## build 16
Design CentralProcessingUnit, start of the top module:
module CentralProcessingUnit (
  input clock,
  input reset,
  input handInterruptSignalIn,
  input [15:0] IF_memory_read,
  output [15:0] IF_address,
  input [15:0] MEM_memory_read,
  output [1:0] MEM_memory_control,
  output [15:0] MEM_memory_address,
  output [15:0] MEM_target_value,
  output [175:0] register_value
);
make LEC_CHECK=0 CAP_MARGIN=20 CELL_PAD_IN_SITES_GLOBAL_PLACEMENT=0 CORE_MARGIN=2 CORE_UTILIZATION=69 CTS_CLUSTER_DIAMETER=44 CTS_CLUSTER_SIZE=27 GPL_TIMING_DRIVEN=1 MAX_ROUTING_LAYER=met4 PLACE_DENSITY_LB_ADDON=0.28 SLEW_MARGIN=40 TNS_END_PERCENT=30 finish   # period 7.79 ns
run.sh (not shown) runs the stock make flow with config.mk's settings and CLKGATE_MAP_FILE=.
Build 16 had finished all stages when the layout checks came back failing, citing negative setup slack.
Inputs modified between build 16 and build 90:
- clearing TNS_END_PERCENT, which used to be 30
- clearing CELL_PAD_IN_SITES_GLOBAL_PLACEMENT, which used to be 0
- swapping 69 for 51 in CORE_UTILIZATION
- clearing CTS_CLUSTER_SIZE, which used to be 27
- clearing CTS_CLUSTER_DIAMETER, which used to be 44
- swapping 40 for 15 in SLEW_MARGIN
- swapping 0.28 for 0.21 in PLACE_DENSITY_LB_ADDON
- putting SETUP_SLACK_MARGIN at 1.29 where nothing was set
- swapping 7.79 for 18.9 in the clock period (ns, I/O delays scaled along)
[summary]
Detailed-route via count improves in build 90 relative to build 16.
Diff build 16 -> build 90: vertical die dimension grew by 16%, worst hold slack lost 8.6 ps.
Build 90 ended with less worst slew slack as a fraction of its limit than build 16.
In build 90, the initial antenna violation count came out 9 below the value in build 16.
Between build 16 and build 90, met3 usage in global routing is lower for build 90, build 16 comes in above that.
Side by side, post-layout net count turned out lower in build 90 than in build 16.
Build 16 has a lower clock-buffer cell count than build 90.
Build 90 finished every stage and its layout cleared the timing, design-rule and antenna checks.
Edits applied to the flow inputs when going from build 90 to build 91:
- PLACE_DENSITY_LB_ADDON no longer set, was 0.21
- GPL_TIMING_DRIVEN no longer set, was 1
- CORE_UTILIZATION now 57, was 51
- MAX_ROUTING_LAYER no longer set, was met4
- SLEW_MARGIN now 20, was 15
- SETUP_SLACK_MARGIN no longer set, was 1.29
- the clock period (ns, I/O delays scaled along) now 6.0, was 18.9
### Flow results
Build 91 finished all stages; layout check result: FAIL, due to negative setup slack.
When the final numbers for build 91 and build 90 were put side by side, the total power density per cell area turned out to be greater in build 91.
As far as number of enable flip-flop cells goes, build 91 and build 90 are indistinguishable; the numbers are identical.
Build 91 vs build 90: area growth from synthesis to final layout up in build 91
Cmp build 91 and build 90 / total non-filler cell area in the finished layout / lower: build 90
Per the comparison of build 91 with build 90, global-route wire length before repair saw an increase; internal portion of total power went up; setup TNS now sits lower; switching power as a share of total power decreased 0.50 points.
## Diff of input files: build 31 against build 91
- an added CTS_CLUSTER_SIZE of 41
- an added PLACE_DENSITY_LB_ADDON of 0.22
- a change of CORE_UTILIZATION from 57 to 72
- a change of the clock period (ns, I/O delays scaled along) from 6.0 to 9.73
==> results <==
- The flow completed for build 31, but it is not clean: the layout still shows negative setup slack.
- Measured against build 91, the violation count after the first detailed-route iteration of build 31 comes out at 1.6 times the reference value.
- Taking build 91 over build 31, the amount of wire on met3 after detailed routing ratio works out to 0.814.
- Build 31 against build 91: post-detailed-routing wire length fell by 4.8%; utilization of the core after routing grew by 6.9 points; synthesized cell count now sits at about the same level; clock-buffer cell count lower; met1 demand-to-capacity share in global routing went up 8.3 points.
- Relative to build 91, the leakage power figure measured on build 31 has decreased by more than 10%.
- The placeable core region in build 31 is 0.79 times that in build 91.
- Going from build 91 to build 31, the clock share of power was found to have gone up by 1.2 points.
- Sort build 31 and build 91 by critical path depth asc -> top: build 31

Setup of red:
Starting RTL as in the previous note.
clock: 7.11 ns
lec_check: 0
cap_margin: 20
core_margin: 2
core_utilization: 57
gpl_routability_driven: 0
gpl_timing_driven: 1
place_density: 0.64
setup_slack_margin: 1.12
slew_margin: 30
tns_end_percent: 60
The final report for red shows a completed flow and a layout that fails verification, specifically negative setup slack.
Changes in blue relative to red:
- clearing GPL_ROUTABILITY_DRIVEN, which used to be 0
- clearing GPL_TIMING_DRIVEN, which used to be 1
- swapping 30 for 20 in SLEW_MARGIN
- clearing TNS_END_PERCENT, which used to be 60
- swapping 0.64 for 0.6 in PLACE_DENSITY
- swapping 57 for 13 in CORE_UTILIZATION
- clearing SETUP_SLACK_MARGIN, which used to be 1.12
- swapping 7.11 for 15.6 in the clock period (ns, I/O delays scaled along)
### Flow results
- blue went all the way through the flow, and no timing, DRC or antenna check failed.
- In blue, CTS buffer count is higher than in red.
- Delta (blue minus red): power share of the clock group grew by 2.2 points; total sequential power shrank by about 50%.

Setup of job 1007:
Starting RTL as in the previous note.
Settings: LEC_CHECK=0, CAP_MARGIN=20, CELL_PAD_IN_SITES_GLOBAL_PLACEMENT=0, CORE_MARGIN=2, CORE_UTILIZATION=58, CTS_CLUSTER_DIAMETER=44, CTS_CLUSTER_SIZE=27, GPL_TIMING_DRIVEN=1, MAX_ROUTING_LAYER=met4, SLEW_MARGIN=20, TNS_END_PERCENT=30; clock period 8.78 ns.
No crash in job 1007: every stage finished, but the layout fails its final checks due to setup timing.
For job 5487, these inputs were changed with respect to job 1007:
==> flow/config.mk <==
export PLATFORM = sky130hd
export DESIGN_NAME = CentralProcessingUnit
export DESIGN_NICKNAME = CentralProcessingUnit
export VERILOG_FILES = /design/flow/design.v
export SDC_FILE = /design/flow/constraint.sdc
export NUM_CORES = 4
export LEC_CHECK = 0
export CAP_MARGIN = 20
export CORE_MARGIN = 2
export CORE_UTILIZATION = 32
export PLACE_DENSITY = 0.6
export SLEW_MARGIN = 20
==> flow/constraint.sdc <==
create_clock -name core_clock -period 10.8 [get_ports {clock}]
set_input_delay 2.1600 -clock core_clock [delete_from_list [all_inputs] [get_ports {clock}]]
set_output_delay 2.1600 -clock core_clock [all_outputs]
set_load 0.01 [all_outputs]
Notes after the runs:
- Going from job 1007 to job 5487, layout filler cell count grew by more than 100%.
- There was hardly any difference in yosys-reported design area after synthesis between job 5487 and job 1007.
- Per the comparison of job 5487 with job 1007, routed length on met1 +13%, cell area -about 1.3%, buffer count from post-CTS setup fixing -5.
- Job 5487: done, clean on timing, DRC and antenna
- Power on job 5487 is down relative to job 1007.
diff inputs: job 5487 => job 491
diff --git a/flow/config.mk b/flow/config.mk
--- a/flow/config.mk
+++ b/flow/config.mk
@@ -6,7 +6,7 @@
 export NUM_CORES = 4
 export LEC_CHECK = 0
-export CAP_MARGIN = 20
+export CAP_MARGIN = 5
+export CELL_PAD_IN_SITES_GLOBAL_PLACEMENT = 1
 export CORE_MARGIN = 2
-export CORE_UTILIZATION = 32
-export PLACE_DENSITY = 0.6
+export CORE_UTILIZATION = 40
 export SLEW_MARGIN = 20
==> flow/constraint.sdc <==
create_clock -name core_clock -period 11.0 [get_ports {clock}]
set_input_delay 2.2000 -clock core_clock [delete_from_list [all_inputs] [get_ports {clock}]]
set_output_delay 2.2000 -clock core_clock [all_outputs]
set_load 0.01 [all_outputs]
[summary]
- Proportion of power drawn by combinational gates ends up higher on job 5487.
- Changes observed in job 491 relative to job 5487: final cell count now smaller; hold slack has remained practically unchanged.
- Of the two candidates, job 5487 has the worse total power and job 491 the better one.
The following lists how job 5473 was set up differently from job 491:
diff --git a/flow/config.mk b/flow/config.mk
--- a/flow/config.mk
+++ b/flow/config.mk
@@ -7,6 +7,8 @@
 export LEC_CHECK = 0
 export CAP_MARGIN = 5
-export CELL_PAD_IN_SITES_GLOBAL_PLACEMENT = 1
 export CORE_MARGIN = 2
-export CORE_UTILIZATION = 40
+export CORE_UTILIZATION = 70
+export CTS_CLUSTER_SIZE = 42
+export MAX_ROUTING_LAYER = met4
+export PLACE_DENSITY = 0.6
 export SLEW_MARGIN = 20
==> flow/constraint.sdc <==
create_clock -name core_clock -period 6.18 [get_ports {clock}]
set_input_delay 1.2360 -clock core_clock [delete_from_list [all_inputs] [get_ports {clock}]]
set_output_delay 1.2360 -clock core_clock [all_outputs]
set_load 0.01 [all_outputs]
Findings:
Job 5473 failed in 5_1_grt with ODB-0269.
Measured against each other, job 5473 and job 491 differ in initial standard-cell utilization of the core, the higher figure coming from job 5473.
From job 491 to job 5473, synthesized area did not move at all.
Diff job 491 -> job 5473: area fraction in and, or, nand and nor cells after synthesis ~0 delta; die size now sits lower.
Between job 5473 and job 491, the instance count after placement with tap cells included is higher for job 491.
Inputs modified between job 5473 and job 4087:
diff --git a/flow/config.mk b/flow/config.mk
--- a/flow/config.mk
+++ b/flow/config.mk
@@ -6,9 +6,8 @@
 export NUM_CORES = 4
 export LEC_CHECK = 0
-export CAP_MARGIN = 5
+export CAP_MARGIN = 20
 export CORE_MARGIN = 2
 export CORE_UTILIZATION = 70
 export CTS_CLUSTER_SIZE = 42
-export MAX_ROUTING_LAYER = met4
 export PLACE_DENSITY = 0.6
 export SLEW_MARGIN = 20
==> flow/constraint.sdc <==
create_clock -name core_clock -period 7.05 [get_ports {clock}]
set_input_delay 1.4100 -clock core_clock [delete_from_list [all_inputs] [get_ports {clock}]]
set_output_delay 1.4100 -clock core_clock [all_outputs]
set_load 0.01 [all_outputs]
Findings:
Not one of job 4087 and job 5473 finished clean. What the final checks of job 4087 revealed, after a flow that finished every stage, was a layout that fails on setup timing. Job 4087 vs. job 5473: synthesized-area fraction occupied by ao, oa, aoi and oai cells now sits at about the same level; post-cts gate resize count now sits lower; area after detailed placement now sits lower; TritonCTS buffer count now sits higher; die area now sits at about the same level. Looking at total half-perimeter wirelength after legalization and detailed placement across job 4087 and job 5473, the one that comes out lower is job 4087.
Power figures rest on the tool's default switching activity, not on a simulated workload.
